## job 9724
Design main, start of the top module:
module main(clk, buttons, init_cells, leds, rgb, cols, rows);
export LEC_CHECK = 0
export ABC_AREA = 1
export CAP_MARGIN = 20
export CORE_MARGIN = 2
export CORE_UTILIZATION = 40
export PLACE_DENSITY = 0.6
export SLEW_MARGIN = 20
create_clock -name core_clock -period 7.65 [get_ports {clk}]
run.sh (not shown) runs the stock make flow with config.mk's settings and CLKGATE_MAP_FILE=.
For job 2744, these inputs were changed with respect to job 9724:
# job 9724
export LEC_CHECK = 0
export ABC_AREA = 1
export CAP_MARGIN = 20
export CORE_MARGIN = 2
export CORE_UTILIZATION = 40
export PLACE_DENSITY = 0.6
export SLEW_MARGIN = 20
create_clock -name core_clock -period 7.65 [get_ports {clk}]
# job 2744
export LEC_CHECK = 0
export CAP_MARGIN = 20
export CORE_MARGIN = 2
export CORE_UTILIZATION = 66
export PLACE_DENSITY = 0.6
export SLEW_MARGIN = 20
create_clock -name core_clock -period 3.83 [get_ports {clk}]
## What came out
Synthesized cell area ended up about 0.5% higher on job 2744 than on job 9724. Summary of the comparison: post-place setup slack is lower in job 2744, relative to job 9724. In the metrics for job 2744 and job 9724, the one carrying the higher reg-to-reg setup timing slack is job 9724. As of job 2744, initial detailed-routing violation count had fallen by more than a quarter compared to job 9724. Looking at instance count of the mapped netlist, job 2744 sits below job 9724. Against job 9724, job 2744 reports a cell count that is lower. Fraction of area in registers across job 2744 and job 9724: no real change. Job 2744 against job 9724: number of H-tree levels flat, critical-path maximum fanout higher.
Input changes introduced in job 5620 (baseline for comparison: job 2744):
# job 2744
export LEC_CHECK = 0
export CAP_MARGIN = 20
export CORE_MARGIN = 2
export CORE_UTILIZATION = 66
export PLACE_DENSITY = 0.6
export SLEW_MARGIN = 20
create_clock -name core_clock -period 3.83 [get_ports {clk}]
# job 5620
export LEC_CHECK = 0
export CAP_MARGIN = 20
export CORE_MARGIN = 2
export CORE_UTILIZATION = 40
export PLACE_DENSITY = 0.6
export SETUP_SLACK_MARGIN = -0.45
export SLEW_MARGIN = 20
create_clock -name core_clock -period 4.51 [get_ports {clk}]
Every stage of the flow completed for job 5620, and the final layout passed the timing, design-rule and antenna checks.
The run showing the greater final instance area is job 5620.
Between job 5620 and job 2744, the clock skew figures differ only marginally.
In terms of vias after detailed routing, job 5620 and job 2744 differ only marginally.
Job 5620 ends up with a clock latency on the worst-skew pair that is 0.02 ns lower than in job 2744.
From job 2744 to job 5620 the numbers moved as follows: total routing usage reported by global routing shows a reduction of 9.2 points; filler cell count in the final layout now sits higher; multi-input gate count barely changed.
Relative to job 5620, the following input files were edited for job 8531:
# job 5620
export LEC_CHECK = 0
export CAP_MARGIN = 20
export CORE_MARGIN = 2
export CORE_UTILIZATION = 40
export PLACE_DENSITY = 0.6
export SETUP_SLACK_MARGIN = -0.45
export SLEW_MARGIN = 20
create_clock -name core_clock -period 4.51 [get_ports {clk}]
# job 8531
export LEC_CHECK = 0
export CAP_MARGIN = 20
export CORE_MARGIN = 2
export CORE_UTILIZATION = 65
export SLEW_MARGIN = 20
create_clock -name core_clock -period 5.4 [get_ports {clk}]
--- outcome ---
Compared to job 5620, job 8531 has number of nets in the final layout 0.49% lower. When job 8531 is set beside job 5620, its count of clock-buffer cells in the layout turns out to be 2 larger. Compared with job 5620, maximum number of pins on one net before global-route repair in job 8531 increased by more than 100%. Setup slack (higher): job 8531. On synthesized cell count, job 8531 and job 5620 are basically level.
[inputs] job 3280 vs job 8531
# job 8531
export LEC_CHECK = 0
export CAP_MARGIN = 20
export CORE_MARGIN = 2
export CORE_UTILIZATION = 65
export SLEW_MARGIN = 20
create_clock -name core_clock -period 5.4 [get_ports {clk}]
# job 3280
export LEC_CHECK = 0
export CAP_MARGIN = 20
export CORE_MARGIN = 2
export CORE_UTILIZATION = 72
export CTS_CLUSTER_DIAMETER = 80
export SLEW_MARGIN = 20
create_clock -name core_clock -period 3.24 [get_ports {clk}]
==> comparison <==
Job 8531 → job 3280: final area +4.2%, mean post-synth cell area ~0 delta. Wire length of the first global-routing pass of job 3280 exceeds that of job 8531 by a few percent. | count of fill cells added during filler insertion | lower: job 3280 |. Worst-case reg-to-reg path depth in job 3280 is 1 higher than in job 8531.

* * *

main again, from the RTL that the note above started with.
Settings: LEC_CHECK=0, CAP_MARGIN=20, CORE_MARGIN=2, CORE_UTILIZATION=72, CTS_CLUSTER_SIZE=41, PLACE_DENSITY_LB_ADDON=0.26, SETUP_SLACK_MARGIN=0.46, SLEW_MARGIN=20; clock period 3.28 ns.
The baseline failed in global routing (5_1_grt) on GRT-0232.
Rerun with:
- CORE_UTILIZATION: 72 -> 70
- CTS_CLUSTER_SIZE: 41 -> not set
- PLACE_DENSITY: not set -> 0.6
- PLACE_DENSITY_LB_ADDON: 0.26 -> not set
- SETUP_SLACK_MARGIN: 0.46 -> not set
- clock period: 3.28 -> 4.51 ns (I/O delays scaled with it)
What happened:
- The changed run completed with no timing, DRC or antenna violations
- synthesized cell count stays the same
- die size grows by 2.8%
- synthesized area stays the same
Rerun with:
- CORE_UTILIZATION: 70 -> 63
- PLACE_DENSITY: 0.6 -> not set
- SETUP_SLACK_MARGIN: not set -> 1.03
- clock period: 4.51 -> 3.77 ns (I/O delays scaled with it)
Effect: Global-route usage rose by 2.8 points; setup slack got worse by 0.23 ns; final cell count grows by about 15%; sequential share of layout area goes down by 3.1 points; non-clock buffer count grows by 201; via count went up by about 24%.
Rerun with:
- CORE_UTILIZATION: 63 -> 72
- CTS_CLUSTER_SIZE: not set -> 41
- HOLD_SLACK_MARGIN: not set -> -0.08
- SETUP_SLACK_MARGIN: 1.03 -> not set
- clock period: 3.77 -> 2.62 ns (I/O delays scaled with it)
The new run died in global routing (5_1_grt) on DPL-0038.
Area after synthesis is unchanged.
Synthesized cell count does not change.
Die area drops by roughly a tenth.

* * *

Starting RTL as in the previous note.
clock: 6.49 ns
lec_check: 0
abc_area: 0
cap_margin: 35
core_margin: 3
core_utilization: 40
gpl_timing_driven: 0
max_routing_layer: met5
place_density: 0.6
setup_slack_margin: -0.22
slew_margin: 20
tns_end_percent: 25
The starting point went through all stages and came out clean.
Edit:
- ABC_AREA: 0 -> default
- CAP_MARGIN: 35 -> 20
- CORE_MARGIN: 3 -> 2
- GPL_TIMING_DRIVEN: 0 -> default
- MAX_ROUTING_LAYER: met5 -> default
- SETUP_SLACK_MARGIN: -0.22 -> default
- TNS_END_PERCENT: 25 -> default
- clock period: 6.49 -> 4.51 ns (I/O delays scaled with it)
What happened: The new run finished clean; global-route usage drops by 1.4 points; clock skew drops by 4.7 ps; routed wire length drops by 10%; utilization drops by 0.95 points; non-clock buffer count drops by 16.
Edit:
- ABC_AREA: default -> 0
- GPL_TIMING_DRIVEN: default -> 0
- SETUP_SLACK_MARGIN: default -> -0.22
- clock period: 4.51 -> 7.65 ns (I/O delays scaled with it)
Result: The new run went through all stages and came out clean. Setup slack gets better by 2200 ps. Final cell count came out higher by 0.93%. Critical path depth increases by 1. Die size is unchanged. Register-to-register slack is better by 3100 ps. Global-route usage is higher by 1.6 points. Area after synthesis is unchanged. Final area grows by 0.56%.
Edit:
- ABC_AREA: 0 -> default
- CORE_UTILIZATION: 40 -> 65
- GPL_TIMING_DRIVEN: 0 -> default
- SETUP_SLACK_MARGIN: -0.22 -> default
- clock period: 7.65 -> 4.52 ns (I/O delays scaled with it)
Flip-flop count stays the same.
Design area goes down by 2.3%.
Register-to-register slack is worse by 3200 ps.
Area after synthesis does not change.
Worst setup slack gets worse by 2100 ps.
Edit:
- CORE_UTILIZATION: 65 -> 72
- CTS_CLUSTER_DIAMETER: default -> 104
- clock period: 4.52 -> 2.94 ns (I/O delays scaled with it)
Result:
- The new run completed and failed the layout checks on setup timing
- via count goes up by 28%
- worst setup slack loses 1100 ps
- die area shrinks by 9.4%
- routed wire length came out higher by 64%
- worst hold slack improves by 7.7 ps
- area after synthesis stays the same
- cell area rises by 14%
Edit:
- ABC_AREA: default -> 1
- CTS_CLUSTER_SIZE: default -> 73
- PLACE_DENSITY: 0.6 -> default
- PLACE_DENSITY_LB_ADDON: default -> 0.21
What happened:
- With this change the flow went through all stages and came out clean
- global-route usage is lower by 1.3 points
- design area shrinks by 10%
- wire length drops by 28%

* * *

## amber
main again, from the RTL that the note above started with.
Design main, start of the top module:
module main(clk, buttons, init_cells, leds, rgb, cols, rows);
clock: 7.0 ns
lec_check: 0
abc_area: 1
cap_margin: 20
cell_pad_in_sites_global_placement: 3
core_aspect_ratio: 0.5
core_margin: 2
core_utilization: 40
cts_cluster_diameter: 379
cts_cluster_size: 13
hold_slack_margin: -0.1
place_density_lb_addon: 0.03
setup_slack_margin: -0.69
slew_margin: 0
> inputs changed (amber -> garnet)
Settings: SLEW_MARGIN changed from 0 to 20; CTS_CLUSTER_DIAMETER removed (was 379); CORE_ASPECT_RATIO removed (was 0.5); HOLD_SLACK_MARGIN removed (was -0.1); CELL_PAD_IN_SITES_GLOBAL_PLACEMENT removed (was 3); CTS_CLUSTER_SIZE removed (was 13); ABC_AREA removed (was 1); SETUP_SLACK_MARGIN removed (was -0.69); PLACE_DENSITY_LB_ADDON removed (was 0.03); PLACE_DENSITY newly set to 0.6.
[summary]
Compared with amber, garnet shows a post-detailed-routing wire length that is 12% lower.
Diff amber -> garnet: cell area shows an increase of about 1.1%; hold slack shows an increase of 0.0048 ns.
What xenon does differently from garnet at the input level:
Settings: an added CORE_ASPECT_RATIO of 1.19; an added TNS_END_PERCENT of 15; an added SETUP_SLACK_MARGIN of 1.33; an added ABC_AREA of 1; an added HOLD_SLACK_MARGIN of -0.1; a deleted PLACE_DENSITY that had been 0.6; an added CELL_PAD_IN_SITES_GLOBAL_PLACEMENT of 2; a change of SLEW_MARGIN from 20 to 0; an added CTS_CLUSTER_SIZE of 13; an added PLACE_DENSITY_LB_ADDON of 0.03; an added CTS_CLUSTER_DIAMETER of 379.
Results
Higher pre-placement core utilization goes to xenon over garnet.
Compared with garnet, xenon shows via count higher by 368.
NOTE wire length garnet->xenon increased by a few percent
Summary of xenon over garnet: maximum frequency from static timing analysis rose 4.1%, post-synthesis mux area share -3.5 points.
The clock latency at the later pin of the worst-skew pair on garnet is in line with that on xenon.
Relative to garnet, the pin slew with the least headroom to its limit of xenon is higher by 0.20 ns.
Reported for garnet and xenon, depth of the worst hold-timing path turned out identical to the last digit.
Hold slack: garnet vs xenon, no meaningful difference

* * *

main again, from the RTL that the note above started with.
==> flow/design.v (excerpt) <==
module main(clk, buttons, init_cells, leds, rgb, cols, rows);
clock: 6.76 ns
lec_check: 0
cap_margin: 5
cell_pad_in_sites_detail_placement: 2
cell_pad_in_sites_global_placement: 0
core_aspect_ratio: 0.6
core_margin: 9
core_utilization: 29
gpl_routability_driven: 0
gpl_timing_driven: 0
hold_slack_margin: 0.2
min_routing_layer: met2
place_density_lb_addon: 0.14
setup_slack_margin: 1.03
slew_margin: 10
tns_end_percent: 85
Next try:
CELL_PAD_IN_SITES_GLOBAL_PLACEMENT = 3   (was 0)
CORE_MARGIN = 2   (was 9)
GPL_ROUTABILITY_DRIVEN = default   (was 0)
MIN_ROUTING_LAYER = default   (was met2)
SLEW_MARGIN = 35   (was 10)
TNS_END_PERCENT = default   (was 85)
clock period = 3.6 ns   (was 6.76 ns; I/O delays follow)
Outcome:
- The new run finished with timing, DRC and antenna clean
- global-route usage fell by 2.4 points
- cell count rose by 16%
- design area rose by 29%
- synthesized area is unchanged

* * *

main again, from the RTL that the note above started with.
Settings: LEC_CHECK=0, ABC_AREA=1, CAP_MARGIN=20, CORE_MARGIN=2, CORE_UTILIZATION=72, CTS_CLUSTER_DIAMETER=380, CTS_CLUSTER_SIZE=13, PLACE_DENSITY_LB_ADDON=0.12, SETUP_SLACK_MARGIN=-0.14, SLEW_MARGIN=20; clock period 5.12 ns.
==> next run, changes <==
--- a/flow/config.mk
+++ b/flow/config.mk
@@ -10,7 +10,7 @@
 export CORE_MARGIN = 2
 export CORE_UTILIZATION = 72
-export CTS_CLUSTER_DIAMETER = 380
+export CTS_CLUSTER_DIAMETER = 92
 export CTS_CLUSTER_SIZE = 13
-export PLACE_DENSITY_LB_ADDON = 0.12
-export SETUP_SLACK_MARGIN = -0.14
+export PLACE_DENSITY_LB_ADDON = 0.27
+export SETUP_SLACK_MARGIN = -0.01
 export SLEW_MARGIN = 20
==> flow/constraint.sdc (replaced) <==
create_clock -name core_clock -period 5.7 [get_ports {clk}]
set_input_delay 1.1400 -clock core_clock [delete_from_list [all_inputs] [get_ports {clk}]]
set_output_delay 1.1400 -clock core_clock [all_outputs]
set_load 0.01 [all_outputs]
Outcome: First-iteration DRC count goes up by 8.4%; final area barely changes; routed wire length goes up by 2.1%; utilization goes down by 0.14 points; synthesized cell count is unchanged; clock skew stays flat; sequential share of layout area hardly moves; die area stays the same; clock-buffer cell count goes down by 1; via count goes up by 2.5%.
==> next run, changes <==
--- a/flow/config.mk
+++ b/flow/config.mk
@@ -9,8 +9,8 @@
 export CAP_MARGIN = 20
 export CORE_MARGIN = 2
-export CORE_UTILIZATION = 72
-export CTS_CLUSTER_DIAMETER = 92
+export CORE_UTILIZATION = 71
+export CTS_CLUSTER_DIAMETER = 380
 export CTS_CLUSTER_SIZE = 13
-export PLACE_DENSITY_LB_ADDON = 0.27
+export PLACE_DENSITY_LB_ADDON = 0.12
 export SETUP_SLACK_MARGIN = -0.01
 export SLEW_MARGIN = 20
==> flow/constraint.sdc (replaced) <==
create_clock -name core_clock -period 5.12 [get_ports {clk}]
set_input_delay 1.0240 -clock core_clock [delete_from_list [all_inputs] [get_ports {clk}]]
set_output_delay 1.0240 -clock core_clock [all_outputs]
set_load 0.01 [all_outputs]
Outcome: The new run completed without violations; routed wire length goes down by 6.4%; non-clock buffer count is unchanged; via count is lower by 3.3%.
==> next run, changes <==
==> flow/config.mk (replaced) <==
export PLATFORM = sky130hd
export DESIGN_NAME = main
export DESIGN_NICKNAME = main
export VERILOG_FILES = /design/flow/design.v
export SDC_FILE = /design/flow/constraint.sdc
export NUM_CORES = 4
export LEC_CHECK = 0
export CAP_MARGIN = 20
export CORE_MARGIN = 2
export CORE_UTILIZATION = 70
export CTS_CLUSTER_SIZE = 41
export SLEW_MARGIN = 20
==> flow/constraint.sdc (replaced) <==
create_clock -name core_clock -period 3.28 [get_ports {clk}]
set_input_delay 0.6560 -clock core_clock [delete_from_list [all_inputs] [get_ports {clk}]]
set_output_delay 0.6560 -clock core_clock [all_outputs]
set_load 0.01 [all_outputs]
Hold slack hardly moves. Final area climbs by 5.2%. Clock-buffer cell count is unchanged. Setup slack degrades by 1.3 ns.

* * *

Setup of raven:
Starting RTL as in the previous note.
==> flow/design.v (excerpt) <==
module main(clk, buttons, init_cells, leds, rgb, cols, rows);
clock: 3.28 ns
lec_check: 0
cap_margin: 20
core_margin: 2
core_utilization: 70
cts_cluster_diameter: 43
cts_cluster_size: 41
place_density_lb_addon: 0.28
setup_slack_margin: 0.45
slew_margin: 20
raven did not make it past 5_1_grt, where a tool error ended it.
Setup changes, raven to harbor
--- a/flow/config.mk
+++ b/flow/config.mk
@@ -8,8 +8,4 @@
 export CAP_MARGIN = 20
 export CORE_MARGIN = 2
-export CORE_UTILIZATION = 70
-export CTS_CLUSTER_DIAMETER = 43
-export CTS_CLUSTER_SIZE = 41
-export PLACE_DENSITY_LB_ADDON = 0.28
-export SETUP_SLACK_MARGIN = 0.45
+export CORE_UTILIZATION = 64
 export SLEW_MARGIN = 20
==> flow/constraint.sdc <==
create_clock -name core_clock -period 5.42 [get_ports {clk}]
set_input_delay 1.0840 -clock core_clock [delete_from_list [all_inputs] [get_ports {clk}]]
set_output_delay 1.0840 -clock core_clock [all_outputs]
set_load 0.01 [all_outputs]
==> results <==
In summary, harbor completed successfully, with a layout that passed the timing, design-rule and antenna checks. harbor vs. raven: area of the core region now larger, total number of placement rows now larger, setup fix buffers added after clock tree synthesis now smaller.
The following lists how maple was set up differently from harbor:
--- a/flow/config.mk
+++ b/flow/config.mk
@@ -6,6 +6,8 @@
 export NUM_CORES = 4
 export LEC_CHECK = 0
+export ABC_AREA = 1
 export CAP_MARGIN = 20
 export CORE_MARGIN = 2
-export CORE_UTILIZATION = 64
+export CORE_UTILIZATION = 68
+export SETUP_SLACK_MARGIN = -0.01
 export SLEW_MARGIN = 20
==> flow/constraint.sdc <==
create_clock -name core_clock -period 5.4 [get_ports {clk}]
set_input_delay 1.0800 -clock core_clock [delete_from_list [all_inputs] [get_ports {clk}]]
set_output_delay 1.0800 -clock core_clock [all_outputs]
set_load 0.01 [all_outputs]
--- outcome ---
harbor has completed all stages; timing, DRC and antenna checks passed. maple went all the way through the flow, and no timing, DRC or antenna check failed. Simple logic cell fraction of the synthesized area: maple higher than harbor. Non-clock buffer count (higher): maple. Compared with harbor, maple ends up with less cell area. Compared with harbor, maple shows a lower netlist area before placement. Relative to harbor, the routed wire length of maple is higher by 3.6%. Minimum setup slack in the final design in maple is 0.059 ns higher than in harbor. Post-synth net total grows by a little under 10% when moving from harbor to maple. Going from harbor to maple, via count grew by a little under 10%.
